exp/fjord:
// a_filter_approx
module a_filter_approx(
    input [31:0] x_in,
    input clk,
    input [5:0] reset,
    output [31:0] y_out);
==> flow/config.mk <==
export PLATFORM = sky130hd
export DESIGN_NAME = a_filter_approx
export DESIGN_NICKNAME = a_filter_approx
export VERILOG_FILES = /design/flow/design.v
export SDC_FILE = /design/flow/constraint.sdc
export NUM_CORES = 4
export LEC_CHECK = 0
export CAP_MARGIN = 20
export CORE_MARGIN = 2
export CORE_UTILIZATION = 72
export PLACE_DENSITY_LB_ADDON = 0.21
export SETUP_SLACK_MARGIN = 2.35
export SLEW_MARGIN = 20
==> flow/constraint.sdc <==
create_clock -name core_clock -period 7.88 [get_ports {clk}]
set_input_delay 1.5760 -clock core_clock [delete_from_list [all_inputs] [get_ports {clk}]]
set_output_delay 1.5760 -clock core_clock [all_outputs]
set_load 0.01 [all_outputs]
run.sh (not shown) runs the stock make flow with config.mk's settings and CLKGATE_MAP_FILE=.
Every stage of exp/fjord finished as expected; the final checks, on the other hand, flagged negative setup slack, which means the layout fails.
Input-level comparison between exp/violet and exp/fjord:
Settings: PLACE_DENSITY_LB_ADDON: 0.21 -> unset; CTS_CLUSTER_SIZE: unset -> 84; PLACE_DENSITY: unset -> 0.35; CORE_ASPECT_RATIO: unset -> 0.92.
Notes after the runs:
Of exp/fjord and exp/violet, only exp/fjord fails to finish with a clean layout.
| exp/fjord | all stages done | FAIL | negative setup slack |
Relative to exp/fjord, global-route usage over all layers decreased by 1.4 points in exp/violet.
Final core utilization: exp/violet < exp/fjord
met3 demand-to-capacity share in global routing for exp/violet: 0.36 points up relative to exp/fjord
What exp/garnet does differently from exp/violet at the input level:
Settings: CTS_CLUSTER_SIZE no longer set, was 84; SETUP_SLACK_MARGIN no longer set, was 2.35; CORE_ASPECT_RATIO no longer set, was 0.92; PLACE_DENSITY no longer set, was 0.35; CORE_UTILIZATION now 43, was 72; the clock period (ns, I/O delays scaled along) now 9.35, was 7.88.
==> results <==
Final non-filler cell area: exp/garnet < exp/violet
Summary of exp/garnet over exp/violet: ratio of routed vias to standard cells now sits lower; post-route non-filler standard cell count now sits higher; met3 routed wirelength now sits lower; sequential share of cell area now sits higher.
exp/violet ended up with sky130_fd_sc_hd__fa_1 as its library cell contributing the largest single delay on the critical path; exp/garnet ended up with sky130_fd_sc_hd__clkdlybuf4s50_1.
Edits applied to the flow inputs when going from exp/garnet to exp/ember:
Settings: CTS_CLUSTER_DIAMETER now 91, previously not set; CORE_UTILIZATION now 72, was 43; PLACE_DENSITY now 0.4, previously not set; the clock period (ns, I/O delays scaled along) now 6.64, was 9.35.
### Flow results
exp/ember: all stages done; final checks FAILED (negative setup slack). exp/ember vs exp/garnet, length of the first detailed-routing pass in iterations went up by 1. Slack of the critical path in exp/ember vs exp/garnet: down 1.10 ns. Row fraction of met2 tracks used by global routing: exp/ember higher / exp/garnet lower.


Starting RTL as in the previous note.
==> flow/design.v (excerpt) <==
module a_filter_approx(
    input [31:0] x_in,
    input clk,
    input [5:0] reset,
    output [31:0] y_out);
    wire [10:0] a1_1;
    wire [10:0] a1_2;
    wire [10:0] a1_3;
    wire [10:0] a1_4;
    wire [10:0] b1;
    assign a1_1 = -11'sd192;
    assign a1_2 = -11'sd1021;
    assign a1_3 = -11'sd928;
    assign a1_4 = -11'sd1010;
    assign b1 = 11'sd307;
    wire [31:0] y_1;
    wire [31:0] y_2;
    wire [31:0] y_3;
    wire [31:0] y_4;
    wire [31:0] y_5;
    fos_exact_v4 first_stage(x_in,a1_4,clk,reset[0],y_1);
    fos_exact_v3 second_stage(y_1,a1_3,b1,clk,reset[1],y_2);
    fos_exact_v2 third_stage(y_2,a1_2,clk,reset[2],y_3);
    fos_exact_v2 fourth_stage(y_3,a1_2,clk,reset[3],y_4);
    fos_exact_v1 fifth_stage(y_4,a1_1,clk,reset[4],y_5);
    fos_exact_v1 sixth_stage(y_5,a1_1,clk,reset[5],y_out);
endmodule
export LEC_CHECK = 0
export ABC_AREA = 1
export CAP_MARGIN = 15
export CORE_MARGIN = 2
export CORE_UTILIZATION = 72
export SETUP_SLACK_MARGIN = -0.5
export SLEW_MARGIN = 20
export TNS_END_PERCENT = 10
create_clock -name core_clock -period 5.68 [get_ports {clk}]
The baseline stopped in global routing.
Then changed:
- ABC_AREA: 1 -> not set
- CAP_MARGIN: 15 -> 20
- CORE_UTILIZATION: 72 -> 40
- SETUP_SLACK_MARGIN: -0.5 -> not set
- TNS_END_PERCENT: 10 -> not set
- clock period: 5.68 -> 10.0 ns (I/O delays scaled with it)
Effect:
- With this change the flow went through all stages and came out clean
- synthesized area drops by 14%
- die area climbs by 55%
- synthesized cell count decreases by 28%
Then changed:
- ABC_AREA: not set -> 1
- CORE_UTILIZATION: 40 -> 64
- clock period: 10.0 -> 6.48 ns (I/O delays scaled with it)
What happened: Now the flow reached the layout checks and failed them: setup timing. Sequential share of layout area went down by 3.5 points. Synthesized area rises by 16%. Core utilization is higher by 28 points. First-iteration DRC count went up to 2.7 times its value. Critical path depth came out lower by 6. Setup slack loses 0.97 ns. Final cell count increases by 26%.
Then changed:
- ABC_AREA: 1 -> not set
- CORE_UTILIZATION: 64 -> 65
- SETUP_SLACK_MARGIN: not set -> -0.16
- clock period: 6.48 -> 6.87 ns (I/O delays scaled with it)
=> The changed run reached the layout checks and failed them: setup timing; final cell count is lower by 25%; setup slack loses 0.26 ns; routed wire length falls by about 40%; core utilization climbs by 2.2 points; cell area fell by 12%; clock-buffer cell count goes down by 2.
Then changed:
- CORE_UTILIZATION: 65 -> 40
- MIN_ROUTING_LAYER: not set -> met2
- SETUP_SLACK_MARGIN: -0.16 -> not set
- clock period: 6.87 -> 14.5 ns (I/O delays scaled with it)
This time the run completed with no timing, DRC or antenna violations.
Die area rises by 61%.
Setup slack improves by 4.8 ns.
Synthesized area is unchanged.
Critical path depth rises by 1.
Worst hold slack is about the same.
Flip-flop count is unchanged.
Utilization falls by 30 points.
Global-route usage falls by 1.5 points.


Setup of alpha:
Starting RTL as in the previous note.
Settings: LEC_CHECK=0, ABC_AREA=1, CAP_MARGIN=20, CORE_MARGIN=2, CORE_UTILIZATION=72, CTS_CLUSTER_DIAMETER=392, CTS_CLUSTER_SIZE=96, PLACE_DENSITY=0.39, SLEW_MARGIN=20; clock period 5.94 ns.
FAIL alpha @ global routing (5_1_grt): tool exited with error
Inputs modified between alpha and beta:
# alpha
export LEC_CHECK = 0
export ABC_AREA = 1
export CAP_MARGIN = 20
export CORE_MARGIN = 2
export CORE_UTILIZATION = 72
export CTS_CLUSTER_DIAMETER = 392
export CTS_CLUSTER_SIZE = 96
export PLACE_DENSITY = 0.39
export SLEW_MARGIN = 20
create_clock -name core_clock -period 5.94 [get_ports {clk}]
# beta
export LEC_CHECK = 0
export ABC_AREA = 1
export CAP_MARGIN = 20
export CORE_MARGIN = 2
export CORE_UTILIZATION = 72
export CTS_CLUSTER_DIAMETER = 234
export PLACE_DENSITY_LB_ADDON = 0.21
export SLEW_MARGIN = 20
create_clock -name core_clock -period 6.61 [get_ports {clk}]
==> results <==
Complete run, failing final checks: beta, reason setup timing.
beta -> alpha: area of the placeable core delta 0, exact match
Number of unique standard cell types used by synthesis came out exactly the same in beta and alpha.
As far as initial cell density of the core goes, beta and alpha are indistinguishable; the numbers are identical.
Compared beta vs alpha, and number of buffers created by CTS is up in beta.
Between beta and alpha, post-DP HPWL is lower for alpha, beta comes in above that.
Last weighted congestion value of the routability-driven placer, beta vs alpha: down slightly
The run showing the greater pre-CTS setup slack is beta.
As far as die extent in y is concerned, beta and alpha perform about the same.
Cmp beta and alpha / number of placed cells counting well taps / higher: alpha
As far as number of nets produced by synthesis goes, beta and alpha are indistinguishable; the numbers are identical.
Reported for beta and alpha, post-synthesis cell count turned out identical to the last digit.
## Diff of input files: gamma against beta
# beta
export LEC_CHECK = 0
export ABC_AREA = 1
export CAP_MARGIN = 20
export CORE_MARGIN = 2
export CORE_UTILIZATION = 72
export CTS_CLUSTER_DIAMETER = 234
export PLACE_DENSITY_LB_ADDON = 0.21
export SLEW_MARGIN = 20
create_clock -name core_clock -period 6.61 [get_ports {clk}]
# gamma
export LEC_CHECK = 0
export CAP_MARGIN = 20
export CORE_MARGIN = 2
export CORE_UTILIZATION = 17
export SLEW_MARGIN = 20
create_clock -name core_clock -period 14.0 [get_ports {clk}]
[summary]
- Of gamma and beta, only beta fails to finish with a clean layout.
- Nothing crashed in beta and all stages finished; the problem is that the final layout failed, the offending checks being setup timing.
- Hold slack improves in gamma relative to beta.
- Net total in the final layout (beta / gamma): 1.3
- Number of core rows for gamma is higher than for beta.
- Delta(number of optimization iterations in the first detailed-route pass, gamma - beta) < 0
- Pre-CTS worst setup slack ended up 4.78 ns higher on gamma than on beta.
- The core of gamma is less densely filled than that of beta.
- Compared to beta, gamma has total setup buffers inserted after CTS 16 lower.
- gamma leaves more setup margin than beta.
- From beta to gamma the numbers moved as follows: synthesized cell count decreased by 28% relative to the old numbers.
## Diff of input files: delta against gamma
# gamma
export LEC_CHECK = 0
export CAP_MARGIN = 20
export CORE_MARGIN = 2
export CORE_UTILIZATION = 17
export SLEW_MARGIN = 20
create_clock -name core_clock -period 14.0 [get_ports {clk}]
# delta
export LEC_CHECK = 0
export CAP_MARGIN = 20
export CORE_MARGIN = 2
export CORE_UTILIZATION = 40
export SETUP_SLACK_MARGIN = 0.4
export SLEW_MARGIN = 20
create_clock -name core_clock -period 9.35 [get_ports {clk}]
--- outcome ---
Number of buffers outside the clock class in the layout: delta > gamma. Final-layout clock buffer total: delta vs gamma up 19. gamma → delta: core utilization up 25 points. A highest-delay cell along the critical path of sky130_fd_sc_hd__clkdlybuf4s50_1 is what delta shows, while sky130_fd_sc_hd__fa_1 belongs to gamma.
Inputs modified between delta and epsilon:
# delta
export LEC_CHECK = 0
export CAP_MARGIN = 20
export CORE_MARGIN = 2
export CORE_UTILIZATION = 40
export SETUP_SLACK_MARGIN = 0.4
export SLEW_MARGIN = 20
create_clock -name core_clock -period 9.35 [get_ports {clk}]
# epsilon
export LEC_CHECK = 0
export ABC_AREA = 1
export CAP_MARGIN = 20
export CORE_MARGIN = 2
export CORE_UTILIZATION = 72
export CTS_CLUSTER_DIAMETER = 358
export SLEW_MARGIN = 20
create_clock -name core_clock -period 5.55 [get_ports {clk}]
==> results <==
- FAIL epsilon @ global routing (5_1_grt): tool exited with error
- delta | status: complete | timing, DRC, antenna: pass
- What epsilon reported for cell area after technology mapping has to be multiplied by 0.865 to get the figure for delta.
- [compare] base=delta new=epsilon: area of the die went down; setup fix buffers added after clock tree synthesis went up.
- Net count after synthesis (higher): epsilon
- When the final numbers for delta and epsilon were put side by side, the post-synthesis share of cell area spent on xor and xnor gates turned out to be smaller in epsilon.
- Relative to delta, the post-synthesis chip area from yosys of epsilon is higher by about 16%.
- The multiplexer fraction of the synthesized cell area of epsilon and that of delta are within noise of each other.
